`design.v`:
```
module OneBitAdder (
  input A,
  input B,
  input cin,
  output sum,
  output cout
);
  assign sum = (A ^ B) ^ cin;
  assign cout = ((A ^ B) & cin) | (A & B);
endmodule
module Adder_2_bits (
  input [1:0] bit_1, bit_2,
  input c_in,
  output [1:0] s,
  output c_out
);
  wire c0;  
  OneBitAdder birler (.A(bit_1[0]), .B(bit_2[0]), .cin(c_in), .sum(s[0]), .cout(c0));
  OneBitAdder onlar (.A(bit_1[1]), .B(bit_2[1]), .cin(c0), .sum(s[1]), .cout(c_out));
endmodule
module Adder_4_bits (
  input [3:0] bit_1, bit_2,
  input c_in,
  output [3:0] s,
  output c_out
);
  wire  c0;  
  Adder_2_bits a_2_0 (.bit_1(bit_1[1:0]), .bit_2(bit_2[1:0]), .c_in(c_in), .s(s[1:0]), .c_out(c0));
  Adder_2_bits a_2_1 (.bit_1(bit_1[3:2]), .bit_2(bit_2[3:2]), .c_in(c0), .s(s[3:2]), .c_out(c_out));
endmodule
module Adder_8_bits (
  input [7:0] bit_1, bit_2,
  input c_in,
  output [7:0] s,
  output c_out
);
  wire  c0;  
  Adder_4_bits a_4_0 (.bit_1(bit_1[3:0]), .bit_2(bit_2[3:0]), .c_in(c_in), .s(s[3:0]), .c_out(c0));
  Adder_4_bits a_4_1 (.bit_1(bit_1[7:4]), .bit_2(bit_2[7:4]), .c_in(c0), .s(s[7:4]), .c_out(c_out));
endmodule
  module Adder_10_bits(
  input [9:0] bit_1,bit_2, 
  input c_in,
  output [9:0] s,
  output c_out
);
 wire  c0;  
   Adder_8_bits a_8 (.bit_1(bit_1[7:0]), .bit_2(bit_2[7:0]), .c_in(c_in), .s(s[7:0]), .c_out(c0));
   Adder_2_bits a_2 (.bit_1(bit_1[9:8]), .bit_2(bit_2[9:8]), .c_in(c0), .s(s[9:8]), .c_out(c_out));
endmodule
module Adder_16_bits (
  input [15:0] bit_1, bit_2,
  input c_in,
  output [15:0] s,
  output c_out
);
  wire  c0;  
  Adder_8_bits a_8_0 (.bit_1(bit_1[7:0]), .bit_2(bit_2[7:0]), .c_in(c_in), .s(s[7:0]), .c_out(c0));
  Adder_8_bits a_8_1 (.bit_1(bit_1[15:8]), .bit_2(bit_2[15:8]), .c_in(c0), .s(s[15:8]), .c_out(c_out));
endmodule
module Adder_18_bits (
  input [17:0] bit_1, bit_2,
  input c_in,
  output [17:0] s,
  output c_out
);
  wire  c0;  
  Adder_16_bits a_16 (.bit_1(bit_1[15:0]), .bit_2(bit_2[15:0]), .c_in(c_in), .s(s[15:0]), .c_out(c0));
  Adder_2_bits a_2 (.bit_1(bit_1[17:16]), .bit_2(bit_2[17:16]), .c_in(c0), .s(s[17:16]), .c_out(c_out));
endmodule
module ExtendValue (
  input [0:5] inp,
  output reg [0:17] out
);
  always @* begin
    out[12:17] = inp[0:5];
    if (inp[0] == 1'b0)
      out[0:11] = 12'b0;
    else
      out[0:11] = 12'hfff;
  end
endmodule
module Mux_Alu (
  input  [1:0] whichalu,
  input  [17:0] input_0, input_1, input_2, input_3,
  output reg [17:0] out
);
    always @ (input_0 or input_1 or input_2 or input_3 or whichalu)
    begin
	out=input_0;
	if(whichalu== 2'b01)
	   out=input_1;
	if(whichalu== 2'b10)
	   out=input_2;
	if(whichalu== 2'b11)
	   out=input_3;
    end
endmodule
module Mux_18bit (
  input wire select,
  input wire [17:0] input_1,  
  input wire [17:0] input_2,  
  output reg [17:0] out  
);
    always @ (select or input_1 or input_2)
    begin
        if (select == 1'b0)
            out = input_1;
        else
            out = input_2;
    end
endmodule
module aluselect (
    input wire [17:0] R1,
    input wire [17:0] R2,
    input wire [1:0] alu_op_type,
    output wire [17:0] result,
    output wire cout
);
    wire [17:0] add_result, and_result, nand_result, nor_result;
    Adder_18_bits adder (.bit_1(R1), .bit_2(R2), .c_in(1'b0), .s(add_result), .c_out(cout));
    assign and_result = R1 & R2;
    assign nand_result = ~(R1 & R2);
    assign nor_result = ~(R1 | R2);
    Mux_Alu m1 (
        .whichalu(alu_op_type),
        .input_0(add_result),
        .input_1(and_result),
        .input_2(nand_result),
        .input_3(nor_result),
        .out(result)
    );
endmodule
module Regfile (
  input [0:4] select_register, reg_1, reg_2,
  input [0:17] data,
  input clck, reset_enable, write_enable, clear,
  output reg [0:17] read_reg_1_value,
  output reg [0:17] read_reg_2_value
);
  reg [0:17] registers [0:15];  
  integer i;
  always @(posedge clck or posedge reset_enable) begin
    if (reset_enable) begin
      for (i = 0; i < 16; i = i + 1) begin
        registers[i] <= 18'b0;
      end
    end
    else if (clear) begin
      for (i = 0; i < 16; i = i + 1) begin
        registers[i] <= 18'b0;
      end
    end
    else if (write_enable) begin
      registers[select_register[1:4]] <= data;
    end
  end
  always @(posedge clck) begin
    read_reg_1_value <= registers[reg_1[1:4]];
    read_reg_2_value <= registers[reg_2[1:4]];
  end
endmodule
module ProgramCounter (
  input wire clk,
  input wire rst,
  input wire is_jump,
  input wire pc_enable,
  input wire next,
  input wire [9:0] address_input,
  output reg [9:0] current_address
);
  always @(posedge clk or posedge rst) begin
    if (rst) begin
      current_address <= 10'b0;
    end else begin
      if (is_jump) begin
        current_address <= current_address+address_input;
      end else if (pc_enable && next) begin
        current_address <= current_address + 1;
      end
    end
  end
endmodule
module cpu18 (
  input  wire        clk,
  input  wire        rst,
  output wire [9:0]  imem_addr,
  input  wire [17:0] imem_rdata,
  output wire [9:0]  dmem_addr,
  output wire [17:0] dmem_wdata,
  output wire        dmem_we,
  input  wire [17:0] dmem_rdata,
  output wire        halt
);
  localparam S_FETCH  = 2'd0;
  localparam S_DECODE = 2'd1;
  localparam S_EXEC   = 2'd2;
  localparam S_HALT   = 2'd3;
  reg  [1:0]  state;
  reg  [17:0] ir;
  reg         zf, cf;
  wire [9:0]  pc;
  wire [3:0] opcode = ir[17:14];
  wire [3:0] f_dst  = ir[13:10];
  wire [3:0] f_src1 = ir[9:6];
  wire [3:0] f_src2 = ir[3:0];
  wire [5:0] f_imm  = ir[5:0];
  wire [9:0] f_addr = ir[9:0];
  wire is_alu = (opcode[3:2] == 2'b00);           
  wire is_imm = (opcode[3:1] == 3'b010);          
  wire is_ld  = (opcode == 4'b0110);
  wire is_st  = (opcode == 4'b0111);
  wire is_cmp = (opcode == 4'b1000);
  wire is_jmp = (opcode >= 4'b1001) && (opcode <= 4'b1110);
  wire is_rst = (opcode == 4'b1111);
  reg taken;
  always @* begin
    case (opcode)
      4'b1001: taken = 1'b1;           
      4'b1010: taken = zf;             
      4'b1011: taken = ~zf & ~cf;      
      4'b1100: taken = cf;             
      4'b1101: taken = ~cf;            
      4'b1110: taken = cf | zf;        
      default: taken = 1'b0;
    endcase
  end
  wire exec = (state == S_EXEC);
  wire [17:0] rv1, rv2, wb_data;
  wire [3:0]  rsel1 = is_st ? f_dst : f_src1;
  Regfile regs (
    .select_register({1'b0, f_dst}),
    .reg_1({1'b0, rsel1}),
    .reg_2({1'b0, f_src2}),
    .data(wb_data),
    .clck(clk),
    .reset_enable(rst),
    .write_enable(exec & (is_alu | is_imm | is_ld)),
    .clear(exec & is_rst),
    .read_reg_1_value(rv1),
    .read_reg_2_value(rv2)
  );
  wire [17:0] imm_ext, alu_b, alu_y;
  wire        alu_cout;
  ExtendValue ext (.inp(f_imm), .out(imm_ext));
  Mux_18bit   opb (.select(is_imm), .input_1(rv2), .input_2(imm_ext), .out(alu_b));
  aluselect   alu (.R1(rv1), .R2(alu_b), .alu_op_type(opcode[1:0]), .result(alu_y), .cout(alu_cout));
  Mux_18bit   wbm (.select(is_ld), .input_1(alu_y), .input_2(dmem_rdata), .out(wb_data));
  wire do_jump = exec & is_jmp & taken;
  ProgramCounter pcr (
    .clk(clk),
    .rst(rst),
    .is_jump(do_jump),
    .pc_enable(exec),
    .next(1'b1),
    .address_input(f_addr),
    .current_address(pc)
  );
  always @(posedge clk or posedge rst) begin
    if (rst) begin
      state <= S_FETCH;
      ir    <= 18'b0;
      zf    <= 1'b0;
      cf    <= 1'b0;
    end else begin
      case (state)
        S_FETCH: begin
          ir    <= imem_rdata;
          state <= S_DECODE;
        end
        S_DECODE: state <= S_EXEC;
        S_EXEC: begin
          if (is_cmp) begin
            zf <= (rv1 == rv2);
            cf <= (rv1 < rv2);
          end else if (is_rst) begin
            zf <= 1'b0;
            cf <= 1'b0;
          end
          if (do_jump && f_addr == 10'd0)
            state <= S_HALT;
          else
            state <= S_FETCH;
        end
        default: state <= S_HALT;
      endcase
    end
  end
  assign imem_addr  = pc;
  assign dmem_addr  = f_addr;
  assign dmem_wdata = rv1;
  assign dmem_we    = exec & is_st;
  assign halt       = (state == S_HALT);
endmodule
```
`run.sh`:
```
#!/bin/bash
# the make line also repeats each setting of config.mk as NAME=value (left out here)
make -C /OpenROAD-flow-scripts/flow DESIGN_CONFIG=/design/flow/config.mk WORK_HOME=/design/flow/orfs CLKGATE_MAP_FILE= finish
```
`config.mk`:
```
export PLATFORM = sky130hd
export DESIGN_NAME = cpu18
export DESIGN_NICKNAME = cpu18
export VERILOG_FILES = /design/flow/design.v
export SDC_FILE = /design/flow/constraint.sdc
export NUM_CORES = 4
export LEC_CHECK = 0
export CAP_MARGIN = 20
export CORE_MARGIN = 2
export CORE_UTILIZATION = 66
export SETUP_SLACK_MARGIN = 1.8
export SLEW_MARGIN = 20
```
`constraint.sdc`:
```
create_clock -name core_clock -period 6.49 [get_ports {clk}]
set_input_delay 1.2980 -clock core_clock [delete_from_list [all_inputs] [get_ports {clk}]]
set_output_delay 1.2980 -clock core_clock [all_outputs]
set_load 0.01 [all_outputs]
```
==> run_results.csv, run 1 <==
group,metric,value,unit
global_route,grt_start_max_net_pins,163,
power_and_ir_drop,p_seq_share,47.1,%
worst_setup_path,reg2reg_slack,-1740,ps
power_and_ir_drop,pg_seq,2280,uW
yosys,synthTopCellsByCount,"dfrtp_1, mux2_2, a22oi_1",
job,tool_warnings,71,
yosys,most_common_cell,"dfrtp_1",
final_layout,finalNetCount,2104,
sta,max_freq,121.5,MHz
worst_setup_path,cp_num_cells,26,
clock_network,cts_buffers,40,
routing,postRouteAntennaNets,0,
clock_network,clk_pin_slew,60,ps
yosys,synthCells,1942,
placement,hpwl,50.27,mm
clock_network,clock_sinks,358,
sta,worst_hold_slack,346.1,ps
yosys,synth.distinct_cells,85,
sta,period_used_share,126.8,%
worst_setup_path,path_class,"register to register",
worst_setup_path,cp.arrival,8710,ps
global_route,grt_overflow,0,
worst_setup_path,max_stage_delay,410,ps
worst_setup_path,cpMostUsedCell,"fa_2",
final_layout,fin_util,77.63,%
worst_hold_path,whs_endpoint,"state[1]$_DFF_PP0_",
yosys,synth_warnings,7,
worst_setup_path,endpoint,"regs.registers[12][1]$_DFFE_PP0P_",
yosys,simple_gate_area_share,9.031,%
final_layout,fin_area,24620,um^2
routing,viasPerCell,7.587,
routing,drtIter0Drc,3075,
sta,maxSlewHeadroom,11.33,%
global_route,grt_antenna_before_repair,8,
power_and_ir_drop,combPwrFrac,2.2,%
global_route,grt_usage,48.18,%
yosys,top_area_cell,"dfrtp_1",
final_layout,logic_area,11970,um^2
yosys,top_area_share,37.62,%
placement,io_buffers,77,
yosys,muxShareOfSynthArea,20.15,%
outcome,status,"complete, but fails checks",
yosys,aoi_share,18.10,%
sta,min_period,8227,ps
worst_hold_path,hold_depth,0,
power_and_ir_drop,p_per_area,196.4,nW/um^2
yosys,yosys-stat-cells,1942,
power_and_ir_drop,powerClk,2450,uW
clock_network,root_buffer,"clkbuf_16",
sta,layout_setup_ws,-1737,ps
power_and_ir_drop,p_int,3796,uW
worst_hold_path,worstHoldStart,"state[2]$_DFF_PP0_",
routing,drt_wl_total,80.47,mm
die,dieWidth,183.9,um
worst_setup_path,r2r-end,"regs.registers[12][1]$_DFFE_PP0P_",
die,die_h,183.9,um
clock_network,cts_buffer_depth,3,
job,maxCapViolCount,0,
yosys,ys_seq_share,41.12,%
sta,slew_viol_final,0,
global_route,grt_pass1_wl,118.6,mm
final_layout,final.fill_count,2078,
clock_network,tritoncts,"built",
yosys,synth.cellmix.xorXnorShare,0.2051,%
die,rows,65,
power_and_ir_drop,ir_drop,0.2691,mV
worst_setup_path,cp_num_buf_inv,2,
yosys,syn_avg_cell_area,10.99,um^2
sta,finalHoldViolCount,0,
routing,vias,18392,
worst_hold_path,hold_path.class,"register to register",
sta,worst_pin_slew,1321,ps
placement,placed_cell_area,22960,um^2
die,chipArea,33800,um^2
power_and_ir_drop,sw_frac_of_total,21.49,%
yosys,floorplan.nets,2060,
worst_setup_path,r2r_cells,26,
power_and_ir_drop,leakagePower,0.01090,uW
worst_setup_path,timing.rr.start,"ir[15]$_DFFE_PP0P_",
routing,drc,0,
die,fp_util,67.31,%
die,num_io_pins,78,
power_and_ir_drop,power-top-group,"clock",
routing,drt_pass1_iterations,8,
worst_setup_path,startpoint,"ir[15]$_DFFE_PP0P_",
sta,grt_setup_unrepaired,"true",
power_and_ir_drop,powerComb,105,uW
worst_setup_path,cp.required,6980,ps
power_and_ir_drop,p_clk_share,50.7,%
routing,avgRoutedWirePerCell,33.20,um
yosys,logic_family,"multiplexers",
clock_network,insertion_delay,550,ps
worst_setup_path,cpLargestDelayFamily,"adder cells",
worst_setup_path,crit_path_max_fanout,16,
worst_setup_path,startpoint_type,"register",
final_layout,syn_to_final_growth,15.33,%
global_route,grt_pass1_vias,18059,
die,core_area,31720,um^2
sta,setup_viol,96,
sta,finClkSkew,31.07,ps
clock_network,ctsHoldBuffers,0,
yosys,ys_sh_adder,5.286,%
yosys,synth.area.top_cells,"dfrtp_1, mux2_2, a22oi_1, ha_1, dfxtp_1",
yosys,ys_chip_area,21350,um^2
worst_setup_path,worstSetupEndpointType,"register",
yosys,synthArstFlopShare,89.94,%
outcome,so_faults,"setup timing",
yosys,syn-cell-area,21350,um^2
yosys,edf_count,0,
yosys,flop_cell,"dfrtp_1",
placement,place.gp.congestion,1.032,
yosys,synth_flops,358,
clock_network,htreeDepth,2,
final_layout,seqCellArea,8783,um^2
worst_setup_path,critPathSlowestCell,"fa_2",
power_and_ir_drop,switching_power,1039,uW
what timing repair did:
item                       CTS  global route
cloned                       1             2
buffers inserted             2             0
pin swaps                    4             6
gates resized               16            10
setup endpoints to repair  192           209
layout make-up:
type,instances,share of cell area (%)
Sequential cell,358,35.67
Clock inverter,18,1.047
Antenna cell,6,0.06098
Multi-Input combinational cell,1337,48.61
Inverter,71,1.098
Timing Repair Buffer,178,6.784
Tap cell,402,2.043
Clock buffer,54,4.690
routing by layer:
| metal | track usage, % | part of all wire [%] |
|---|---|---|
| met2 | 68.14 | 41 |
| met4 | 27.01 | 7.1 |
| met1 | 60.61 | 36 |
| met3 | 22.84 | 16 |
| met5 | 0.4444 | 0.040 |
through the flow:
step	total power (uW)	cells	setup WS, ps	setup TNS, ps
floorplan	2377	1942	-1989	-128330
global placement	2421	2338	-1625	-94120
detailed placement	2424	2338	-1722	-104170
CTS	4830	2413	-1734	-104090
global route	4945	2419	-1892	-126910
finish	4836	2424	-1737	-111560
==> run 2: changes to the inputs <==
Settings changed: ABC_AREA set to 1, CAP_MARGIN 20 to 30, CELL_PAD_IN_SITES_DETAIL_PLACEMENT set to 0, CELL_PAD_IN_SITES_GLOBAL_PLACEMENT set to 0, CORE_ASPECT_RATIO set to 1.01, CORE_UTILIZATION 66 to 72, CTS_CLUSTER_DIAMETER set to 270, GPL_TIMING_DRIVEN set to 1, MAX_ROUTING_LAYER set to met4, PLACE_DENSITY set to 0.73, SETUP_SLACK_MARGIN 1.8 to 0.01.
Clock period 6.49 ns to 4.97 ns, I/O delays scaled along.
==> run 2 against run 1 <==
Compared with the run above:
- the layout still fails its checks (setup timing)
- setup slack worse by 1200 ps
- critical path depth is 2 higher
- worst hold slack better by 19 ps
- clock-buffer cell count is 9 higher
- non-clock buffer count is 22 higher
- utilization is 7.9 points higher
- critical path type unchanged
- first-iteration DRC count is 16% higher
- clock power is 24% higher
- combinational power is about 10% lower
- largest cell class unchanged
==> run_results.csv, run 2 <==
group,metric,value,unit
clock_network,cts_buffers,39,
power_and_ir_drop,leakagePower,0.01173,uW
yosys,yosys-stat-cells,2696,
routing,drt_wl_total,72.50,mm
yosys,ys_seq_share,43.38,%
global_route,grt_usage,50.69,%
clock_network,cts_buffer_depth,3,
yosys,synthTopCellsByCount,"nand2_1, o21ai_0, nand3_1",
routing,drt_pass1_iterations,9,
yosys,muxShareOfSynthArea,0,%
worst_setup_path,worstSetupEndpointType,"register",
power_and_ir_drop,powerClk,3030,uW
yosys,simple_gate_area_share,28.37,%
clock_network,clock_sinks,358,
sta,finalHoldViolCount,0,
power_and_ir_drop,ir_drop,0.3963,mV
routing,viasPerCell,6.642,
die,fp_util,73.25,%
global_route,grt_pass1_vias,19942,
worst_setup_path,reg2reg_slack,-2890,ps
yosys,synthArstFlopShare,89.94,%
placement,place.gp.congestion,0.9678,
power_and_ir_drop,powerComb,90.2,uW
routing,postRouteAntennaNets,0,
die,rows,61,
yosys,floorplan.nets,2814,
global_route,grt_pass1_wl,108.9,mm
yosys,syn_avg_cell_area,7.507,um^2
final_layout,logic_area,10240,um^2
worst_setup_path,path_class,"register to register",
worst_setup_path,cp.arrival,8300,ps
yosys,top_area_cell,"dfrtp_1",
worst_setup_path,startpoint_type,"register",
worst_setup_path,critPathSlowestCell,"fa_2",
outcome,status,"complete, but fails checks",
sta,layout_setup_ws,-2890,ps
final_layout,seqCellArea,8781,um^2
worst_setup_path,cpLargestDelayFamily,"adder cells",
yosys,ys_chip_area,20240,um^2
placement,placed_cell_area,21570,um^2
outcome,so_faults,"setup timing",
worst_hold_path,hold_path.class,"register to register",
worst_setup_path,timing.rr.start,"ir[17]$_DFFE_PP0P_",
final_layout,final.fill_count,1634,
die,num_io_pins,78,
power_and_ir_drop,p_per_area,255.3,nW/um^2
clock_network,root_buffer,"clkbuf_16",
yosys,most_common_cell,"nand2_1",
yosys,synth_warnings,7,
die,chipArea,29470,um^2
clock_network,htreeDepth,2,
power_and_ir_drop,sw_frac_of_total,20.86,%
power_and_ir_drop,pg_seq,2910,uW
power_and_ir_drop,combPwrFrac,1.5,%
worst_hold_path,whs_endpoint,"state[1]$_DFF_PP0_",
worst_setup_path,cp.required,5410,ps
worst_setup_path,startpoint,"ir[17]$_DFFE_PP0P_",
power_and_ir_drop,p_seq_share,48.3,%
sta,slew_viol_final,0,
worst_setup_path,crit_path_max_fanout,8,
worst_setup_path,r2r_cells,28,
final_layout,fin_area,23620,um^2
yosys,top_area_share,39.69,%
power_and_ir_drop,power-top-group,"clock",
routing,drtIter0Drc,3578,
worst_setup_path,cp_num_buf_inv,4,
yosys,aoi_share,13.85,%
sta,worst_pin_slew,1107,ps
worst_hold_path,hold_depth,0,
yosys,edf_count,0,
global_route,grt_antenna_before_repair,6,
placement,io_buffers,77,
worst_setup_path,max_stage_delay,430,ps
final_layout,finalNetCount,2870,
die,die_h,172.5,um
worst_setup_path,r2r-end,"regs.registers[2][1]$_DFFE_PP0P_",
worst_hold_path,worstHoldStart,"state[2]$_DFF_PP0_",
final_layout,syn_to_final_growth,16.70,%
power_and_ir_drop,p_total,6031,uW
worst_setup_path,cpMostUsedCell,"fa_2",
sta,period_used_share,158.1,%
yosys,logic_family,"simple AND/OR/NAND/NOR gates",
yosys,ys_sh_adder,5.576,%
sta,min_period,7860,ps
yosys,synth.cellmix.xorXnorShare,0.1298,%
sta,maxSlewHeadroom,25.95,%
job,tool_warnings,66,
yosys,synth.area.top_cells,"dfrtp_1, nand2_1, o21ai_0, nand3_1, inv_1",
yosys,syn-cell-area,20240,um^2
sta,grt_setup_unrepaired,"true",
yosys,synth.distinct_cells,41,
yosys,synthCells,2696,
clock_network,tritoncts,"built",
worst_setup_path,cp_num_cells,28,
sta,setup_viol,160,
clock_network,clk_pin_slew,60,ps
clock_network,insertion_delay,540,ps
global_route,grt_start_max_net_pins,84,
global_route,grt_overflow,0,
yosys,flop_cell,"dfrtp_1",
placement,hpwl,41.30,mm
power_and_ir_drop,switching_power,1258,uW
worst_setup_path,endpoint,"regs.registers[2][1]$_DFFE_PP0P_",
routing,vias,21030,
routing,drc,0,
routing,avgRoutedWirePerCell,22.90,um
die,core_area,27630,um^2
power_and_ir_drop,p_clk_share,50.3,%
die,dieWidth,170.8,um
yosys,synth_flops,358,
sta,finClkSkew,19.61,ps
sta,max_freq,127.2,MHz
job,maxCapViolCount,0,
power_and_ir_drop,p_int,4773,uW
## run 2: area by class of cell
type	instances	share of cell area, %
Antenna cell	7	0.07416
Clock buffer	63	5.154
Clock inverter	7	0.5244
Inverter	219	3.507
Multi-Input combinational cell	1934	43.35
Sequential cell	358	37.18
Tap cell	378	2.002
Timing Repair Buffer	200	8.216
## run 2: timing repair
action,CTS,global route
buffers inserted,4,3
endpoints found under the setup margin,160,160
resized,152,55
cloned,5,0
hold buffers,0,0
pin swaps,15,8
## run 2: stage by stage
stage / TNS (ps) / utilization [%] / hold WS, ps / worst slack [ps] / cells
2_1_floorplan: -342120 / - / 331.2 / -2652 / 2696
3_3_place_gp: -249280 / 78.05 / 332.4 / -2707 / 3075
3_5_place_dp: -259760 / 78.08 / 339.6 / -2814 / 3076
4_1_cts: -255740 / 84.66 / 364.9 / -2833 / 3155
5_1_grt: -282240 / 85.48 / 374.9 / -3057 / 3165
6_report: -259650 / 85.49 / 365.1 / -2890 / 3166
## run 2: metal layers
metal	part of all wire (%)	vias to the layer above	track usage [%]	wire length [um]
met5	0	-	-	0
met1	34	9674	59.42	24500
li1	-	8981	-	-
met4	7.9	0	33.79	5705
met3	16	544	19.23	11550
met2	42	1831	73.00	30740
==> run 3: changes to the inputs <==
Settings changed: CAP_MARGIN 30 to 20, CORE_ASPECT_RATIO 1.01 to 0.54, CORE_UTILIZATION 72 to 67, PLACE_DENSITY 0.73 to 0.78, SETUP_SLACK_MARGIN 0.01 to 1.21.
Clock period 4.97 ns to 6.63 ns, I/O delays scaled along.
==> run 3 against run 2 <==
Compared with the run above:
- still fails the layout checks on setup timing
- flip-flop count stayed put
- synthesized cell count is the same
- fmax increased by 0.71%
- utilization down 7.4 points
- setup slack better by 1700 ps
- design area is 2.4% lower
- clock skew grew 10 ps
- area after synthesis stayed put
- sequential share of layout area up 0.91 points
- power fell by 30%
- largest cell class unchanged
==> run_results.csv, run 3 <==
group,metric,value,unit
outcome,status,"complete, but fails checks",
outcome,so_faults,"setup timing",
die,fp_util,68.55,%
die,rows,46,
worst_setup_path,cp_num_buf_inv,4,
power_and_ir_drop,p_total,4246,uW
yosys,synth.cellmix.xorXnorShare,0.1298,%
worst_setup_path,startpoint,"ir[17]$_DFFE_PP0P_",
worst_hold_path,hold_depth,0,
yosys,synthCells,2696,
power_and_ir_drop,leakagePower,0.01145,uW
global_route,grt_pass1_wl,112.8,mm
yosys,synth.area.top_cells,"dfrtp_1, nand2_1, o21ai_0, nand3_1, inv_1",
power_and_ir_drop,pg_seq,2180,uW
yosys,logic_family,"simple AND/OR/NAND/NOR gates",
clock_network,clock_sinks,358,
clock_network,cts_buffers,34,
global_route,grt_pass1_vias,19136,
yosys,flop_cell,"dfrtp_1",
sta,max_freq,128.1,MHz
yosys,synthTopCellsByCount,"nand2_1, o21ai_0, nand3_1",
routing,avgRoutedWirePerCell,23.64,um
placement,place_ws,-1296,ps
clock_network,tritoncts,"built",
placement,hpwl,45.79,mm
global_route,grt_antenna_before_repair,5,
worst_setup_path,r2r-end,"regs.registers[0][1]$_DFFE_PP0P_",
power_and_ir_drop,power-top-group,"registers",
power_and_ir_drop,switching_power,939.3,uW
yosys,synthArstFlopShare,89.94,%
sta,maxSlewHeadroom,16.79,%
sta,slew_viol_final,0,
job,tool_warnings,69,
yosys,synth.distinct_cells,41,
yosys,most_common_cell,"nand2_1",
worst_setup_path,timing.rr.start,"ir[17]$_DFFE_PP0P_",
clock_network,insertion_delay,550,ps
worst_setup_path,critPathSlowestCell,"dfrtp_2",
sta,worst_pin_slew,1244,ps
sta,finalSetupTns,-62170,ps
clock_network,root_buffer,"clkbuf_16",
yosys,aoi_share,13.85,%
yosys,syn-cell-area,20240,um^2
global_route,grt_overflow,0,
clock_network,htreeDepth,2,
placement,io_buffers,77,
worst_setup_path,cpMostUsedCell,"fa_2",
sta,finalHoldViolCount,0,
routing,drc,0,
die,chipArea,31680,um^2
yosys,floorplan.nets,2814,
yosys,synth_warnings,7,
power_and_ir_drop,p_seq_share,51.3,%
worst_hold_path,whs_endpoint,"state[1]$_DFF_PP0_",
worst_setup_path,worstSetupEndpointType,"register",
yosys,yosys-stat-cells,2696,
worst_setup_path,cp.required,7080,ps
power_and_ir_drop,powerComb,67.4,uW
yosys,top_area_cell,"dfrtp_1",
power_and_ir_drop,sw_frac_of_total,22.12,%
routing,drt_wl_total,74.51,mm
worst_setup_path,cpLargestDelayFamily,"adder cells",
worst_setup_path,crit_path_max_fanout,8,
worst_setup_path,endpoint,"regs.registers[0][1]$_DFFE_PP0P_",
clock_network,clk_pin_slew,70,ps
yosys,synth_flops,358,
sta,min_period,7804,ps
worst_setup_path,reg2reg_slack,-1170,ps
global_route,grt_usage,48.69,%
worst_setup_path,cp_num_cells,28,
worst_setup_path,max_stage_delay,420,ps
worst_setup_path,cp.arrival,8250,ps
sta,grt_setup_unrepaired,"true",
worst_hold_path,worstHoldStart,"state[2]$_DFF_PP0_",
die,dieWidth,240.5,um
job,maxCapViolCount,0,
die,die_h,131.7,um
routing,viasPerCell,6.477,
sta,setup_viol,81,
final_layout,syn_to_final_growth,13.93,%
yosys,muxShareOfSynthArea,0,%
placement,place.gp.congestion,0.9730,
yosys,simple_gate_area_share,28.37,%
sta,layout_setup_ws,-1174,ps
worst_setup_path,path_class,"register to register",
power_and_ir_drop,ir_drop,0.2317,mV
yosys,edf_count,0,
power_and_ir_drop,combPwrFrac,1.6,%
die,num_io_pins,78,
placement,dpl.cell_count,3076,
worst_hold_path,hold_path.class,"register to register",
worst_setup_path,r2r_cells,28,
power_and_ir_drop,p_clk_share,47.1,%
final_layout,fin_area,23060,um^2
global_route,grt_start_max_net_pins,161,
sta,finClkSkew,30.10,ps
yosys,syn_avg_cell_area,7.507,um^2
worst_setup_path,startpoint_type,"register",
routing,vias,20415,
final_layout,finalNetCount,2834,
power_and_ir_drop,powerClk,2000,uW
yosys,top_area_share,39.69,%
placement,placed_cell_area,21340,um^2
final_layout,finalNonFillerCells,3152,
routing,postRouteAntennaNets,0,
routing,drt_pass1_iterations,8,
routing,drtIter0Drc,3507,
yosys,ys_sh_adder,5.576,%
yosys,ys_chip_area,20240,um^2
clock_network,cts_buffer_depth,3,
power_and_ir_drop,p_int,3306,uW
die,core_area,29530,um^2
sta,period_used_share,117.7,%
yosys,ys_seq_share,43.38,%
power_and_ir_drop,p_per_area,184.1,nW/um^2
run 3: through the flow:
stage	hold slack, ps	util, %
5_1_grt	357.1	78.10
3_3_place_gp	335.1	72.25
4_1_cts	350.0	77.33
2_1_floorplan	331.2	-
6_report	352.1	78.10
3_5_place_dp	336.4	72.27
run 3: area by class of cell:
class | count | area, um^2
Tap cell | 408 | 510.5
Multi-Input combinational cell | 1935 | 10210
Clock inverter | 11 | 133.9
Clock buffer | 49 | 967.2
Timing Repair Buffer | 168 | 1618
Inverter | 219 | 828.3
Antenna cell | 4 | 10.01
Fill cell | 2118 | 6467
Sequential cell | 358 | 8781
run 3: per-layer routing:
| layer | part of all wire, % | vias up | global-route usage (%) |
|---|---|---|---|
| li1 | - | 8902 | - |
| met1 | 37 | 9355 | 64.74 |
| met2 | 39 | 1787 | 62.92 |
| met3 | 19 | 371 | 23.26 |
| met4 | 5.0 | 0 | 20.46 |
| met5 | 0 | - | - |
run 3: what timing repair did:
item / in CTS / in global routing
setup endpoints to repair: 144 / 144
hold buffers: 0 / 0
gates resized: 136 / 63
buffers inserted: 6 / 1
pin swaps: 13 / 5
cloned: 5 / 0
==> run 4: changes to the inputs <==
Settings changed: CELL_PAD_IN_SITES_DETAIL_PLACEMENT 0 to not set, CELL_PAD_IN_SITES_GLOBAL_PLACEMENT 0 to not set, CORE_ASPECT_RATIO 0.54 to not set, CORE_UTILIZATION 67 to 72, CTS_CLUSTER_DIAMETER 270 to 360, GPL_TIMING_DRIVEN 1 to not set, HOLD_SLACK_MARGIN set to -0.09, MAX_ROUTING_LAYER met4 to not set, PLACE_DENSITY 0.78 to 0.64, SETUP_SLACK_MARGIN 1.21 to -0.38, SLEW_MARGIN 20 to 5, TNS_END_PERCENT set to 40.
Clock period 6.63 ns to 6.42 ns, I/O delays scaled along.
==> run 4 against run 3 <==
Compared with the run above:
- the layout still fails its checks (setup timing)
- utilization grew 4.3 points
- first-iteration DRC count decreased by 3.2%
- global-route usage is essentially flat
- clock power grew 11%
- highest routed layer is now met5
==> run_results.csv, run 4 <==
group,metric,value,unit
yosys,synth.area.top_cells,"dfrtp_1, nand2_1, o21ai_0, nand3_1, inv_1",
power_and_ir_drop,sw_frac_of_total,20.91,%
placement,dpl.cell_count,3049,
yosys,syn_avg_cell_area,7.507,um^2
sta,finalHoldViolCount,0,
outcome,status,"complete, but fails checks",
yosys,muxShareOfSynthArea,0,%
worst_setup_path,cp.arrival,8240,ps
placement,hpwl,40.08,mm
power_and_ir_drop,powerComb,67.5,uW
final_layout,seqCellArea,8780,um^2
routing,drt_wl_total,71.71,mm
global_route,grt_start_max_net_pins,184,
routing,vias,20784,
worst_hold_path,hold_depth,0,
worst_setup_path,cp.required,6800,ps
placement,place.gp.congestion,0.9253,
yosys,ys_sh_adder,5.576,%
routing,postRouteAntennaNets,0,
clock_network,htreeDepth,2,
sta,setup_viol,96,
worst_setup_path,r2r-end,"regs.registers[3][0]$_DFFE_PP0P_",
yosys,yosys-stat-cells,2696,
yosys,floorplan.nets,2814,
routing,avgRoutedWirePerCell,22.93,um
yosys,syn-cell-area,20240,um^2
worst_setup_path,cp_num_cells,32,
power_and_ir_drop,p_per_area,198.7,nW/um^2
global_route,grt_usage,48.74,%
yosys,synthArstFlopShare,89.94,%
sta,grt_setup_unrepaired,"true",
routing,drt_pass1_iterations,10,
yosys,simple_gate_area_share,28.37,%
power_and_ir_drop,p_clk_share,48.8,%
power_and_ir_drop,ir_drop,0.2072,mV
yosys,most_common_cell,"nand2_1",
yosys,flop_cell,"dfrtp_1",
die,num_io_pins,78,
yosys,synthCells,2696,
worst_setup_path,startpoint,"ir[17]$_DFFE_PP0P_",
global_route,grt_antenna_before_repair,3,
clock_network,clock_sinks,358,
yosys,logic_family,"simple AND/OR/NAND/NOR gates",
yosys,top_area_share,39.69,%
sta,layout_setup_ws,-1449,ps
sta,max_freq,127.1,MHz
yosys,synth_flops,358,
die,fp_util,73.05,%
worst_setup_path,cpLargestDelayFamily,"adder cells",
sta,min_period,7869,ps
global_route,grt_pass1_vias,19619,
worst_setup_path,startpoint_type,"register",
yosys,ys_seq_share,43.38,%
yosys,edf_count,0,
yosys,synth_warnings,7,
sta,finClkSkew,16.83,ps
sta,period_used_share,122.6,%
clock_network,cts_buffer_depth,3,
yosys,top_area_cell,"dfrtp_1",
worst_hold_path,whs_endpoint,"state[1]$_DFF_PP0_",
clock_network,insertion_delay,540,ps
placement,io_buffers,77,
outcome,so_faults,"setup timing",
power_and_ir_drop,powerClk,2210,uW
die,rows,61,
worst_setup_path,cpMostUsedCell,"fa_2",
yosys,synth.distinct_cells,41,
final_layout,finalNonFillerCells,3127,
power_and_ir_drop,p_total,4534,uW
yosys,ys_chip_area,20240,um^2
final_layout,finalNetCount,2837,
job,tool_warnings,71,
worst_hold_path,worstHoldStart,"state[2]$_DFF_PP0_",
clock_network,root_buffer,"clkbuf_16",
die,die_h,171.7,um
worst_setup_path,endpoint,"regs.registers[3][0]$_DFFE_PP0P_",
power_and_ir_drop,pg_seq,2250,uW
sta,slew_viol_final,0,
power_and_ir_drop,combPwrFrac,1.5,%
clock_network,cts_buffers,37,
global_route,grt_overflow,0,
worst_setup_path,max_stage_delay,410,ps
worst_setup_path,reg2reg_slack,-1450,ps
final_layout,logic_area,9945,um^2
routing,viasPerCell,6.647,
job,maxCapViolCount,0,
die,core_area,27710,um^2
worst_setup_path,timing.rr.start,"ir[17]$_DFFE_PP0P_",
sta,maxSlewHeadroom,25.91,%
worst_setup_path,crit_path_max_fanout,8,
worst_setup_path,r2r_cells,32,
final_layout,final.fill_count,1873,
sta,finalSetupTns,-89380,ps
final_layout,fin_util,82.38,%
worst_setup_path,cp_num_buf_inv,5,
global_route,grt_pass1_wl,107.4,mm
yosys,aoi_share,13.85,%
worst_setup_path,path_class,"register to register",
die,chipArea,29470,um^2
yosys,synthTopCellsByCount,"nand2_1, o21ai_0, nand3_1",
worst_setup_path,worstSetupEndpointType,"register",
clock_network,tritoncts,"built",
power_and_ir_drop,p_seq_share,49.7,%
worst_setup_path,critPathSlowestCell,"dfrtp_1",
die,dieWidth,171.7,um
final_layout,syn_to_final_growth,12.77,%
yosys,synth.cellmix.xorXnorShare,0.1298,%
routing,drc,0,
worst_hold_path,hold_path.class,"register to register",
power_and_ir_drop,leakagePower,0.01145,uW
clock_network,clk_pin_slew,60,ps
routing,drtIter0Drc,3394,
sta,worst_pin_slew,1109,ps
power_and_ir_drop,p_int,3586,uW
power_and_ir_drop,switching_power,948.2,uW
clock_network,ctsHoldBuffers,0,
power_and_ir_drop,power-top-group,"registers",
-- run 4: layer usage --
| metal | global-route usage [%] | up-vias | wire, um |
|---|---|---|---|
| li1 | - | 8893 | - |
| met1 | 61.49 | 9540 | 24580 |
| met2 | 69.15 | 1815 | 29200 |
| met3 | 19.81 | 532 | 12500 |
| met4 | 32.02 | 4 | 5403 |
| met5 | 0 | - | 27 |
-- run 4: cell type report --
class,instances,area share [%]
Clock inverter,7,0.3892
Clock buffer,60,5.060
Timing Repair Buffer,168,6.792
Inverter,219,3.629
Multi-Input combinational cell,1935,43.57
Antenna cell,2,0.02193
Tap cell,378,2.072
Sequential cell,358,38.47
-- run 4: through the flow --
step	hold slack [ps]	cell area [um^2]	setup slack (ps)
after floorplan	331.2	20240	-2411
after global placement	332.9	21290	-2391
after detailed placement	334.7	21290	-2570
after CTS	354.2	22650	-1390
after global routing	360.6	22820	-1650
final	354.6	22820	-1449
-- run 4: repair_timing --
item / in CTS / in global routing
setup endpoints to repair: 112 / 96
gates resized: 58 / 44
setup buffers: 4 / 3
cloned: 1 / 1
pin swaps: 28 / 10
==> run 5: changes to the inputs <==
Settings changed: ABC_AREA 1 to not set, CORE_UTILIZATION 72 to 54, CTS_CLUSTER_DIAMETER 360 to not set, HOLD_SLACK_MARGIN -0.09 to -0.02, PLACE_DENSITY 0.64 to not set, SETUP_SLACK_MARGIN -0.38 to not set, SLEW_MARGIN 5 to 20, TNS_END_PERCENT 40 to 80.
Clock period 6.42 ns to 9.0 ns, I/O delays scaled along.
==> run 5 against run 4 <==
Compared with the run above:
- the run now finishes clean
- sequential power fell by 27%
- critical path depth fell by 6
- final cell count fell by 19%
- clock-buffer cell count fell by 2
- utilization fell by 21 points
- power fell by 25%
- critical path type unchanged
- die area rose by 40%
- clock skew rose by 11 ps
- highest routed layer unchanged
- non-clock buffer count did not move
- largest cell class unchanged
==> run_results.csv, run 5 <==
group,metric,value,unit
outcome,status,"complete, no violations",
yosys,synth.distinct_cells,85,
routing,drc,0,
routing,drt_pass1_iterations,8,
yosys,synth_warnings,7,
worst_hold_path,hold_depth,0,
yosys,logic_family,"multiplexers",
worst_setup_path,r2r-end,"regs.registers[11][1]$_DFFE_PP0P_",
worst_setup_path,worstSetupEndpointType,"register",
yosys,synthArstFlopShare,89.94,%
yosys,synthTopCellsByCount,"dfrtp_1, mux2_2, a22oi_1",
power_and_ir_drop,combPwrFrac,2.0,%
worst_setup_path,timing.rr.start,"ir[15]$_DFFE_PP0P_",
worst_hold_path,hold_path.class,"register to register",
yosys,yosys-stat-cells,1942,
worst_setup_path,cp.arrival,9160,ps
power_and_ir_drop,sw_frac_of_total,22.04,%
die,num_io_pins,78,
yosys,simple_gate_area_share,9.031,%
yosys,syn-cell-area,21350,um^2
yosys,synth.cellmix.xorXnorShare,0.2051,%
die,chipArea,41140,um^2
clock_network,htreeDepth,2,
power_and_ir_drop,powerComb,66.9,uW
clock_network,insertion_delay,590,ps
placement,hpwl,51.58,mm
worst_setup_path,reg2reg_slack,350,ps
sta,layout_setup_ws,350.2,ps
die,core_area,38830,um^2
worst_setup_path,cp_num_buf_inv,2,
yosys,flop_cell,"dfrtp_1",
clock_network,post_cts_buffers,0,
power_and_ir_drop,p_int,2647,uW
routing,postRouteAntennaNets,0,
sta,setup_viol,0,
routing,viasPerCell,7.132,
die,die_h,202.8,um
routing,vias,18015,
sta,maxSlewHeadroom,12.66,%
routing,drtIter0Drc,2728,
power_and_ir_drop,leakagePower,0.01040,uW
clock_network,root_buffer,"clkbuf_16",
sta,grt_setup_unrepaired,"false",
die,fp_util,54.99,%
yosys,top_area_share,37.62,%
power_and_ir_drop,p_seq_share,48.4,%
clock_network,cts_buffers,40,
sta,max_freq,115.6,MHz
sta,finalHoldViolCount,0,
worst_setup_path,path_class,"register to register",
placement,dpl.cell_count,2448,
job,tool_warnings,64,
yosys,most_common_cell,"dfrtp_1",
clock_network,ctsHoldBuffers,0,
final_layout,finalNonFillerCells,2526,
routing,drt_wl_total,81.90,mm
placement,place_ws,-616.7,ps
placement,io_buffers,77,
final_layout,syn_to_final_growth,12.35,%
sta,min_period,8650,ps
die,rows,72,
power_and_ir_drop,power-top-group,"clock",
power_and_ir_drop,switching_power,748.2,uW
worst_setup_path,cp.required,9510,ps
worst_setup_path,startpoint_type,"register",
sta,slew_viol_final,0,
worst_setup_path,cpLargestDelayFamily,"adder cells",
placement,place.gp.congestion,0.9699,
worst_setup_path,r2r_cells,26,
job,maxCapViolCount,0,
yosys,syn_avg_cell_area,10.99,um^2
global_route,grt_usage,40.00,%
clock_network,tritoncts,"built",
die,dieWidth,202.8,um
yosys,ys_seq_share,41.12,%
worst_setup_path,cp_num_cells,26,
global_route,grt_pass1_vias,17656,
clock_network,clock_sinks,358,
yosys,aoi_share,18.10,%
power_and_ir_drop,powerClk,1690,uW
yosys,muxShareOfSynthArea,20.15,%
yosys,ys_chip_area,21350,um^2
sta,finClkSkew,27.72,ps
power_and_ir_drop,p_clk_share,49.6,%
yosys,ys_sh_adder,5.286,%
clock_network,clk_pin_slew,60,ps
worst_setup_path,cpMostUsedCell,"fa_2",
global_route,grt_pass1_wl,119.7,mm
yosys,synth_flops,358,
sta,period_used_share,96.11,%
routing,avgRoutedWirePerCell,32.42,um
worst_hold_path,whs_endpoint,"state[1]$_DFF_PP0_",
worst_setup_path,startpoint,"ir[15]$_DFFE_PP0P_",
yosys,edf_count,0,
global_route,grt_overflow,0,
power_and_ir_drop,pg_seq,1640,uW
sta,worst_pin_slew,1309,ps
worst_hold_path,worstHoldStart,"state[2]$_DFF_PP0_",
worst_setup_path,critPathSlowestCell,"or3b_4",
clock_network,cts_buffer_depth,3,
global_route,grt_start_max_net_pins,146,
worst_setup_path,max_stage_delay,410,ps
worst_setup_path,endpoint,"regs.registers[11][1]$_DFFE_PP0P_",
yosys,top_area_cell,"dfrtp_1",
yosys,synth.area.top_cells,"dfrtp_1, mux2_2, a22oi_1, ha_1, dfxtp_1",
yosys,synthCells,1942,
yosys,floorplan.nets,2060,
power_and_ir_drop,ir_drop,0.1587,mV
global_route,grt_antenna_before_repair,4,
power_and_ir_drop,p_per_area,141.5,nW/um^2
final_layout,finalNetCount,2094,
worst_setup_path,crit_path_max_fanout,8,
final_layout,final.fill_count,3153,
run 5: metrics by stage:
step                      cell area [um^2]  setup TNS, ps  utilization, %  hold WS [ps]  total power (uW)
after CTS                            23900              0           61.57         352.4              3409
after floorplan                      21350         -27600               -         331.2              1706
after detailed placement             22540         -17710           58.05         340.3              1740
after global routing                 23980              0           61.77         356.9              3483
final                                23990              0           61.78         353.0              3395
after global placement               22530         -14310           58.02         332.5              1738
run 5: timing repair:
item                       in CTS  in global routing
cloned                          1                  0
gates resized                  12                  7
setup endpoints to repair      48                 16
pin swaps                       5                  5
run 5: cell type report:
type	count	area (um^2)	share of cell area, %
clock buffers	58	1170	4.877
diodes	2	5.005	0.02086
well taps	518	648.1	2.702
clock inverters	14	158.9	0.6625
multi-input cells	1337	11420	47.61
inverters	71	270.3	1.127
flip-flops and latches	358	8783	36.62
repair buffers	168	1530	6.379
run 5: per-layer routing:
layer	part of all wire, %	global-route usage, %	up-vias
met5	0.042	0	-
li1	-	-	7326
met4	7.5	24.06	4
met3	12	12.09	418
met1	38	51.90	8910
met2	42	59.03	1357
==> run 6: changes to the inputs <==
Settings changed: CAP_MARGIN 20 to 10, CELL_PAD_IN_SITES_DETAIL_PLACEMENT set to 2, CORE_ASPECT_RATIO set to 1.96, CORE_MARGIN 2 to 6, CORE_UTILIZATION 54 to 40, CTS_CLUSTER_SIZE set to 31, GPL_ROUTABILITY_DRIVEN set to 1, GPL_TIMING_DRIVEN set to 0, HOLD_SLACK_MARGIN -0.02 to not set, MAX_ROUTING_LAYER set to met4, MIN_ROUTING_LAYER set to met1, SETUP_SLACK_MARGIN set to 0.27, SLEW_MARGIN 20 to 30, TNS_END_PERCENT 80 to not set.
Clock period 9.0 ns to 6.11 ns, I/O delays scaled along.
==> run 6 against run 5 <==
Compared with the run above:
- now fails the layout checks on setup timing
- design area is 8.5% higher
- critical endpoint is now regs.registers[15][1]$_DFFE_PP0P_
- clock-buffer cell count is 5 lower
- sequential power is 48% higher
- power is 45% higher
- critical path depth is 5 higher
- global-route usage is 1.8 points higher
- clock skew is 2.3 ps lower
- clock power is about 40% higher
==> run_results.csv, run 6 <==
group,metric,value,unit
outcome,status,"complete, but fails checks",
outcome,so_faults,"setup timing",
sta,setup_viol,176,
worst_setup_path,startpoint_type,"register",
worst_setup_path,r2r_cells,31,
placement,place_ws,-4104,ps
clock_network,clock_sinks,358,
global_route,grt_overflow,0,
power_and_ir_drop,p_int,3734,uW
power_and_ir_drop,pg_seq,2430,uW
sta,min_period,9038,ps
final_layout,syn_to_final_growth,21.87,%
die,core_area,52710,um^2
power_and_ir_drop,p_per_area,189.0,nW/um^2
yosys,top_area_cell,"dfrtp_1",
die,chipArea,59380,um^2
global_route,grt_pass1_wl,168.7,mm
sta,period_used_share,147.9,%
die,dieWidth,177.0,um
die,rows,118,
power_and_ir_drop,p_seq_share,49.4,%
yosys,floorplan.nets,2060,
sta,max_freq,110.6,MHz
yosys,ys_seq_share,41.12,%
worst_setup_path,endpoint,"regs.registers[15][1]$_DFFE_PP0P_",
sta,layout_setup_ws,-2928,ps
yosys,ys_sh_adder,5.286,%
yosys,synth_flops,358,
routing,drt_pass1_iterations,7,
worst_hold_path,hold_depth,0,
worst_setup_path,max_stage_delay,430,ps
yosys,logic_family,"multiplexers",
clock_network,tritoncts,"built",
worst_setup_path,reg2reg_slack,-2930,ps
placement,dpl.cell_count,2697,
worst_setup_path,critPathSlowestCell,"fa_2",
routing,avgRoutedWirePerCell,43.79,um
worst_hold_path,whs_endpoint,"state[1]$_DFF_PP0_",
die,num_io_pins,78,
yosys,yosys-stat-cells,1942,
routing,drt_wl_total,122.7,mm
placement,io_buffers,77,
clock_network,cts_buffers,37,
global_route,grt_pass1_vias,21337,
yosys,synthCells,1942,
sta,finClkSkew,25.38,ps
clock_network,cts_buffer_depth,3,
worst_setup_path,crit_path_max_fanout,5,
sta,grt_setup_unrepaired,"true",
power_and_ir_drop,power-top-group,"registers",
sta,worst_pin_slew,1137,ps
worst_setup_path,worstSetupEndpointType,"register",
worst_setup_path,cp_num_buf_inv,7,
yosys,edf_count,0,
clock_network,clk_pin_slew,70,ps
job,maxCapViolCount,0,
worst_hold_path,hold_path.class,"register to register",
power_and_ir_drop,leakagePower,0.01139,uW
final_layout,finalNonFillerCells,2801,
final_layout,final.fill_count,5199,
routing,vias,19466,
power_and_ir_drop,powerClk,2360,uW
worst_setup_path,cp_num_cells,31,
power_and_ir_drop,p_clk_share,48.0,%
worst_setup_path,cpMostUsedCell,"fa_2",
power_and_ir_drop,p_total,4918,uW
worst_setup_path,path_class,"register to register",
worst_setup_path,cpLargestDelayFamily,"adder cells",
yosys,flop_cell,"dfrtp_1",
worst_setup_path,startpoint,"ir[15]$_DFFE_PP0P_",
routing,viasPerCell,6.950,
worst_setup_path,timing.rr.start,"ir[15]$_DFFE_PP0P_",
yosys,top_area_share,37.62,%
yosys,most_common_cell,"dfrtp_1",
die,fp_util,40.51,%
worst_hold_path,worstHoldStart,"state[2]$_DFF_PP0_",
die,die_h,335.4,um
worst_setup_path,cp.arrival,9560,ps
yosys,synthArstFlopShare,89.94,%
yosys,ys_chip_area,21350,um^2
routing,drc,0,
yosys,synth.distinct_cells,85,
power_and_ir_drop,combPwrFrac,2.6,%
yosys,syn-cell-area,21350,um^2
sta,maxSlewHeadroom,23.98,%
yosys,synthTopCellsByCount,"dfrtp_1, mux2_2, a22oi_1",
yosys,syn_avg_cell_area,10.99,um^2
power_and_ir_drop,powerComb,130,uW
global_route,grt_start_max_net_pins,31,
final_layout,finalNetCount,2229,
global_route,grt_usage,41.78,%
worst_setup_path,cp.required,6640,ps
clock_network,insertion_delay,590,ps
power_and_ir_drop,switching_power,1184,uW
clock_network,ctsHoldBuffers,0,
job,tool_warnings,63,
global_route,grt_antenna_before_repair,7,
routing,drtIter0Drc,1894,
sta,finalSetupTns,-267840,ps
power_and_ir_drop,ir_drop,0.2526,mV
clock_network,root_buffer,"clkbuf_16",
clock_network,htreeDepth,2,
worst_setup_path,r2r-end,"regs.registers[15][1]$_DFFE_PP0P_",
sta,slew_viol_final,0,
power_and_ir_drop,sw_frac_of_total,24.07,%
yosys,synth_warnings,7,
yosys,aoi_share,18.10,%
yosys,synth.cellmix.xorXnorShare,0.2051,%
placement,place.gp.congestion,1.052,
yosys,muxShareOfSynthArea,20.15,%
routing,postRouteAntennaNets,0,
placement,hpwl,88.58,mm
yosys,synth.area.top_cells,"dfrtp_1, mux2_2, a22oi_1, ha_1, dfxtp_1",
sta,finalHoldViolCount,0,
yosys,simple_gate_area_share,9.031,%
[run 6: layout make-up]
cell class	count	area, um^2	area share [%]
buffer	176	1267	4.871
timing repair buffer	130	1468	5.641
tap	660	825.8	3.174
sequential	358	8781	33.75
clock buffer	53	1069	4.107
multi-input combinational	1337	12220	46.95
clock inverter	15	121.4	0.4664
inverter	71	270.3	1.039
antenna	1	2.502	0.009617
[run 6: per-layer routing]
metal	GRT usage, %	vias up	wire length (um)
li1	-	7562	-
met1	41.67	10024	40310
met2	69.31	1226	59550
met3	7.982	654	8638
met4	35.99	0	14170
met5	-	-	0
[run 6: through the flow]
step | util (%) | area [um^2] | hold WS [ps]
global route | 49.37 | 26020 | 370.2
floorplan | - | 21690 | 331.2
detailed placement | 45.12 | 23780 | 349.7
CTS | 49.01 | 25830 | 366.7
global placement | 44.17 | 23280 | 339.0
finish | 49.37 | 26020 | 365.8
[run 6: what timing repair did]
action / 4_1_cts / 5_1_grt
cloned: 9 / 1
gates resized: 132 / 40
buffers inserted: 23 / 2
pin swaps: 14 / 15
setup endpoints to repair: 218 / 200
==> run 7: changes to the inputs <==
Settings changed: ABC_AREA set to 1, CAP_MARGIN 10 to 20, CELL_PAD_IN_SITES_DETAIL_PLACEMENT 2 to not set, CORE_ASPECT_RATIO 1.96 to not set, CORE_MARGIN 6 to 2, CORE_UTILIZATION 40 to 72, CTS_CLUSTER_DIAMETER set to 40, CTS_CLUSTER_SIZE 31 to not set, GPL_ROUTABILITY_DRIVEN 1 to not set, GPL_TIMING_DRIVEN 0 to not set, MIN_ROUTING_LAYER met1 to not set, PLACE_DENSITY set to 0.72, SETUP_SLACK_MARGIN 0.27 to 1.47, SLEW_MARGIN 30 to 20, TNS_END_PERCENT set to 5.
Clock period 6.11 ns to 4.96 ns, I/O delays scaled along.
==> run 7 against run 6 <==
Compared with the run above:
- final cell count rose by 13%
- combinational power fell by 32%
- still fails the layout checks on setup timing
- via count rose by 7.6%
- largest cell class unchanged
- highest routed layer unchanged
- clock-buffer cell count increased by 5
- sequential share of layout area is 3.9 points higher
- setup slack got worse by 41 ps
- area after synthesis down 5.2%
==> run_results.csv, run 7 <==
group,metric,value,unit
die,rows,61,
yosys,synth.area.top_cells,"dfrtp_1, nand2_1, o21ai_0, nand3_1, inv_1",
power_and_ir_drop,powerComb,87.9,uW
sta,finalSetupTns,-279640,ps
routing,vias,20943,
yosys,synthArstFlopShare,89.94,%
worst_setup_path,cpMostUsedCell,"fa_2",
final_layout,syn_to_final_growth,15.33,%
worst_setup_path,worstSetupEndpointType,"register",
die,core_area,27710,um^2
power_and_ir_drop,ir_drop,0.3329,mV
sta,setup_viol,160,
die,num_io_pins,78,
placement,io_buffers,77,
global_route,grt_pass1_vias,19807,
worst_setup_path,r2r-end,"regs.registers[3][0]$_DFFE_PP0P_",
global_route,grt_overflow,0,
power_and_ir_drop,powerClk,3260,uW
worst_setup_path,crit_path_max_fanout,8,
final_layout,logic_area,10010,um^2
yosys,logic_family,"simple AND/OR/NAND/NOR gates",
placement,placed_cell_area,21490,um^2
outcome,so_faults,"setup timing",
sta,maxSlewHeadroom,28.91,%
yosys,synth.distinct_cells,41,
worst_setup_path,reg2reg_slack,-2970,ps
yosys,top_area_share,39.69,%
final_layout,finalNonFillerCells,3168,
clock_network,clock_sinks,358,
worst_setup_path,cp_num_buf_inv,4,
routing,avgRoutedWirePerCell,22.78,um
yosys,synth_flops,358,
power_and_ir_drop,switching_power,1388,uW
worst_hold_path,whs_endpoint,"state[1]$_DFF_PP0_",
routing,viasPerCell,6.611,
yosys,syn-cell-area,20240,um^2
die,fp_util,73.05,%
yosys,floorplan.nets,2814,
routing,drc,0,
yosys,aoi_share,13.85,%
worst_setup_path,cp_num_cells,31,
worst_setup_path,cpLargestDelayFamily,"adder cells",
power_and_ir_drop,p_seq_share,46.6,%
routing,postRouteAntennaNets,0,
yosys,synthTopCellsByCount,"nand2_1, o21ai_0, nand3_1",
worst_setup_path,critPathSlowestCell,"fa_2",
yosys,simple_gate_area_share,28.37,%
worst_setup_path,cp.arrival,8380,ps
yosys,synth_warnings,7,
power_and_ir_drop,sw_frac_of_total,22.17,%
yosys,muxShareOfSynthArea,0,%
power_and_ir_drop,combPwrFrac,1.4,%
sta,grt_setup_unrepaired,"true",
placement,dpl.cell_count,3070,
sta,worst_pin_slew,1063,ps
placement,place.gp.congestion,0.9882,
yosys,synth.cellmix.xorXnorShare,0.1298,%
clock_network,cts_buffer_depth,3,
sta,slew_viol_final,0,
clock_network,insertion_delay,560,ps
placement,hpwl,42.79,mm
die,die_h,171.7,um
clock_network,tritoncts,"built",
routing,drt_wl_total,72.18,mm
final_layout,finalNetCount,2865,
sta,period_used_share,159.9,%
routing,drtIter0Drc,3512,
clock_network,root_buffer,"clkbuf_16",
worst_setup_path,r2r_cells,31,
yosys,synthCells,2696,
worst_setup_path,startpoint_type,"register",
clock_network,clk_pin_slew,60,ps
final_layout,fin_area,23340,um^2
power_and_ir_drop,p_int,4873,uW
power_and_ir_drop,p_total,6261,uW
worst_setup_path,cp.required,5410,ps
sta,max_freq,126.1,MHz
die,chipArea,29470,um^2
global_route,grt_antenna_before_repair,7,
power_and_ir_drop,pg_seq,2920,uW
global_route,grt_pass1_wl,109.0,mm
yosys,top_area_cell,"dfrtp_1",
power_and_ir_drop,leakagePower,0.01168,uW
final_layout,final.fill_count,1733,
clock_network,cts_buffers,44,
worst_setup_path,startpoint,"ir[17]$_DFFE_PP0P_",
job,tool_warnings,68,
yosys,ys_chip_area,20240,um^2
clock_network,htreeDepth,2,
worst_hold_path,worstHoldStart,"state[2]$_DFF_PP0_",
yosys,edf_count,0,
worst_setup_path,timing.rr.start,"ir[17]$_DFFE_PP0P_",
yosys,most_common_cell,"nand2_1",
final_layout,seqCellArea,8785,um^2
outcome,status,"complete, but fails checks",
sta,layout_setup_ws,-2970,ps
worst_hold_path,hold_path.class,"register to register",
worst_hold_path,hold_depth,0,
die,dieWidth,171.7,um
worst_setup_path,max_stage_delay,430,ps
yosys,syn_avg_cell_area,7.507,um^2
yosys,ys_sh_adder,5.576,%
yosys,ys_seq_share,43.38,%
global_route,grt_start_max_net_pins,151,
global_route,grt_usage,50.86,%
yosys,flop_cell,"dfrtp_1",
power_and_ir_drop,p_per_area,268.2,nW/um^2
worst_setup_path,endpoint,"regs.registers[3][0]$_DFFE_PP0P_",
yosys,yosys-stat-cells,2696,
worst_setup_path,path_class,"register to register",
sta,finalHoldViolCount,0,
job,maxCapViolCount,0,
sta,finClkSkew,21.60,ps
sta,min_period,7930,ps
power_and_ir_drop,power-top-group,"clock",
routing,drt_pass1_iterations,7,
power_and_ir_drop,p_clk_share,52.0,%
run 7: cell type report:
class	instances	share of cell area [%]
multi-input combinational	1934	42.87
tap	378	2.026
antenna	8	0.08576
clock buffer	58	5.248
timing repair buffer	190	7.472
clock inverter	23	1.088
inverter	219	3.575
sequential	358	37.63
run 7: stage by stage:
| stage | hold slack, ps | worst slack [ps] | utilization (%) |
|---|---|---|---|
| 5_1_grt | 365.2 | -3070 | 84.24 |
| 4_1_cts | 353.6 | -2848 | 83.62 |
| 2_1_floorplan | 331.2 | -2662 | - |
| 3_3_place_gp | 337.9 | -2718 | 77.50 |
| 6_report | 351.7 | -2970 | 84.25 |
| 3_5_place_dp | 341.1 | -2978 | 77.55 |
run 7: per-layer routing:
metal	global-route usage, %	vias to the layer above	wire length, um
met4	32.57	0	5395
li1	-	8983	-
met5	-	-	0
met1	59.50	9631	24310
met2	73.16	1829	30350
met3	20.04	500	12130
run 7: repair_timing:
action                     CTS  global route
gates cloned                 1             0
hold buffers                 0             0
hold endpoints to repair     0             0
resized                    100            57
setup endpoints to repair  253           258
setup buffers                6             2
pin swaps                   11            12
==> run 8: changes to the inputs <==
Settings changed: CTS_CLUSTER_DIAMETER 40 to 25, CTS_CLUSTER_SIZE set to 68, MAX_ROUTING_LAYER met4 to not set, PLACE_DENSITY 0.72 to not set, PLACE_DENSITY_LB_ADDON set to 0.12, SETUP_SLACK_MARGIN 1.47 to 0.43, TNS_END_PERCENT 5 to not set.
Clock period 4.96 ns to 2.29 ns, I/O delays scaled along.
==> run 8 against run 7 <==
Compared with the run above:
- the flow now stops in 4_1_cts
- die area did not move
- synthesized cell count did not move
- area after synthesis did not move
==> run_results.csv, run 8 <==
group,metric,value,unit
die,dieWidth,171.7,um
yosys,ys_chip_area,20240,um^2
yosys,edf_count,0,
yosys,most_common_cell,"nand2_1",
yosys,top_area_share,39.69,%
placement,io_buffers,77,
yosys,syn_avg_cell_area,7.507,um^2
yosys,synth_warnings,7,
die,rows,61,
outcome,stop_stage,"4_1_cts",
yosys,flop_cell,"dfrtp_1",
placement,place_ws,-5597,ps
yosys,aoi_share,13.85,%
yosys,syn-cell-area,20240,um^2
yosys,synth.area.top_cells,"dfrtp_1, nand2_1, o21ai_0, nand3_1, inv_1",
placement,place.gp.congestion,1.046,
yosys,floorplan.nets,2814,
yosys,ys_sh_adder,5.576,%
yosys,synth.cellmix.xorXnorShare,0.1298,%
die,chipArea,29470,um^2
die,num_io_pins,78,
yosys,synthArstFlopShare,89.94,%
yosys,simple_gate_area_share,28.37,%
yosys,yosys-stat-cells,2696,
yosys,muxShareOfSynthArea,0,%
yosys,top_area_cell,"dfrtp_1",
die,core_area,27710,um^2
yosys,synth.distinct_cells,41,
yosys,synth_flops,358,
die,die_h,171.7,um
yosys,ys_seq_share,43.38,%
placement,hpwl,48.76,mm
yosys,synthTopCellsByCount,"nand2_1, o21ai_0, nand3_1",
die,fp_util,73.05,%
yosys,synthCells,2696,
outcome,status,"did not finish",
yosys,logic_family,"simple AND/OR/NAND/NOR gates",
outcome,error,"[ERROR DPL-0033] detailed placement checks failed during check placement.",
[run 8: per-stage QoR]
stage	std cells	cell area (um^2)	hold slack [ps]	total power, uW
3_3_place_gp	3219	23140	334.0	6653
2_1_floorplan	2696	20370	331.2	6521
3_5_place_dp	3219	23150	334.7	6657
==> run 9: changes to the inputs <==
Settings changed: ABC_AREA 1 to not set, CORE_UTILIZATION 72 to 40, CTS_CLUSTER_DIAMETER 25 to not set, CTS_CLUSTER_SIZE 68 to not set, PLACE_DENSITY_LB_ADDON 0.12 to not set, SETUP_SLACK_MARGIN 0.43 to not set.
Clock period 2.29 ns to 14.5 ns, I/O delays scaled along.
==> run 9 against run 8 <==
Compared with the run above:
- the run now finishes clean
- die area rose by 87%
- area after synthesis grew 5.5%
- synthesized cell count decreased by 28%
==> run_results.csv, run 9 <==
group,metric,value,unit
sta,worst_pin_slew,1280,ps
worst_hold_path,hold_depth,0,
final_layout,fin_util,45.46,%
yosys,syn_avg_cell_area,10.99,um^2
sta,min_period,10720,ps
die,chipArea,55240,um^2
yosys,floorplan.nets,2060,
routing,drc,0,
yosys,ys_sh_adder,5.286,%
sta,max_freq,93.27,MHz
yosys,top_area_share,37.62,%
clock_network,cts_buffer_depth,3,
die,fp_util,40.55,%
worst_setup_path,r2r_cells,26,
yosys,flop_cell,"dfrtp_1",
global_route,grt_overflow,0,
global_route,grt_usage,29.14,%
yosys,synth.distinct_cells,85,
clock_network,cts_resized,0,
worst_setup_path,timing.rr.start,"ir[15]$_DFFE_PP0P_",
placement,io_buffers,77,
power_and_ir_drop,pg_seq,1020,uW
worst_setup_path,reg2reg_slack,3780,ps
placement,place.gp.congestion,0.9471,
routing,vias,17777,
final_layout,finalNetCount,2067,
placement,hpwl,52.37,mm
die,num_io_pins,78,
worst_setup_path,cp.required,14980,ps
yosys,ys_seq_share,41.12,%
worst_setup_path,endpoint,"regs.registers[1][1]$_DFFE_PP0P_",
clock_network,htreeDepth,2,
worst_setup_path,startpoint,"ir[15]$_DFFE_PP0P_",
routing,viasPerCell,6.663,
yosys,top_area_cell,"dfrtp_1",
power_and_ir_drop,p_int,1638,uW
global_route,grt_pass1_vias,17567,
job,maxCapViolCount,0,
worst_setup_path,cp_num_buf_inv,2,
yosys,syn-cell-area,21350,um^2
worst_setup_path,cpLargestDelayFamily,"adder cells",
sta,finClkSkew,18.12,ps
final_layout,fin_area,23940,um^2
routing,postRouteAntennaNets,0,
routing,drt_wl_total,82.52,mm
worst_setup_path,worstSetupEndpointType,"register",
worst_hold_path,whs_endpoint,"state[1]$_DFF_PP0_",
power_and_ir_drop,p_clk_share,49.6,%
worst_setup_path,cp.arrival,11200,ps
yosys,simple_gate_area_share,9.031,%
yosys,synth_warnings,7,
placement,dpl.cell_count,2592,
worst_setup_path,crit_path_max_fanout,62,
yosys,synthArstFlopShare,89.94,%
sta,finalHoldViolCount,0,
power_and_ir_drop,ir_drop,0.06904,mV
global_route,grt_start_max_net_pins,110,
routing,drt_pass1_iterations,9,
worst_setup_path,critPathSlowestCell,"a211oi_2",
power_and_ir_drop,p_total,2107,uW
sta,grt_setup_unrepaired,"false",
global_route,grt_pass1_wl,120.3,mm
worst_setup_path,cp_num_cells,26,
clock_network,root_buffer,"clkbuf_16",
power_and_ir_drop,leakagePower,0.01028,uW
clock_network,ctsHoldBuffers,0,
yosys,synthCells,1942,
yosys,most_common_cell,"dfrtp_1",
power_and_ir_drop,powerClk,1050,uW
yosys,edf_count,0,
worst_hold_path,hold_path.class,"register to register",
yosys,muxShareOfSynthArea,20.15,%
die,dieWidth,235.0,um
power_and_ir_drop,powerComb,41.8,uW
placement,placed_cell_area,22530,um^2
yosys,synth_flops,358,
global_route,grt_antenna_before_repair,7,
clock_network,cts_buffers,40,
yosys,synthTopCellsByCount,"dfrtp_1, mux2_2, a22oi_1",
power_and_ir_drop,sw_frac_of_total,22.25,%
sta,period_used_share,73.94,%
die,die_h,235.0,um
routing,drtIter0Drc,2895,
power_and_ir_drop,p_per_area,88.01,nW/um^2
routing,avgRoutedWirePerCell,30.93,um
yosys,aoi_share,18.10,%
sta,slew_viol_final,0,
clock_network,insertion_delay,550,ps
power_and_ir_drop,switching_power,468.7,uW
job,tool_warnings,63,
worst_setup_path,path_class,"register to register",
outcome,status,"complete, no violations",
worst_setup_path,r2r-end,"regs.registers[1][1]$_DFFE_PP0P_",
sta,maxSlewHeadroom,14.51,%
worst_setup_path,max_stage_delay,830,ps
worst_setup_path,startpoint_type,"register",
clock_network,post_cts_buffers,0,
yosys,logic_family,"multiplexers",
worst_hold_path,worstHoldStart,"state[2]$_DFF_PP0_",
sta,finalSetupTns,0,ps
yosys,synth.cellmix.xorXnorShare,0.2051,%
clock_network,clock_sinks,358,
worst_setup_path,cpMostUsedCell,"fa_1",
power_and_ir_drop,p_seq_share,48.4,%
yosys,yosys-stat-cells,1942,
final_layout,finalNonFillerCells,2668,
clock_network,tritoncts,"built",
sta,setup_viol,0,
yosys,ys_chip_area,21350,um^2
final_layout,syn_to_final_growth,12.12,%
clock_network,clk_pin_slew,60,ps
die,core_area,52660,um^2
die,rows,84,
power_and_ir_drop,combPwrFrac,2.0,%
power_and_ir_drop,power-top-group,"clock",
yosys,synth.area.top_cells,"dfrtp_1, mux2_2, a22oi_1, ha_1, dfxtp_1",
run 9: layout make-up:
class                           instances  area, um^2
Antenna cell                            1       2.502
Clock buffer                           55        1149
Clock inverter                         17       180.2
Fill cell                            4821       28720
Inverter                               71       274.0
Multi-Input combinational cell       1337       11430
Sequential cell                       358        8783
Tap cell                              688       860.8
Timing Repair Buffer                  141        1262
run 9: layer usage:
metal | vias up | global-route usage, % | share of wire [%]
met5 | - | 0 | 0.048
met4 | 6 | 17.32 | 6.9
met3 | 392 | 8.094 | 11
met2 | 1295 | 43.43 | 43
met1 | 8819 | 37.71 | 39
li1 | 7265 | - | -
run 9: through the flow:
stage | setup WS, ps | hold WS (ps)
after floorplan | 2689 | 331.2
after global placement | 3892 | 336.0
after detailed placement | 3775 | 335.7
after CTS | 3737 | 358.0
after global routing | 3332 | 362.8
final | 3778 | 359.7
No activity file was given, so power comes from the tool's default toggle rates.
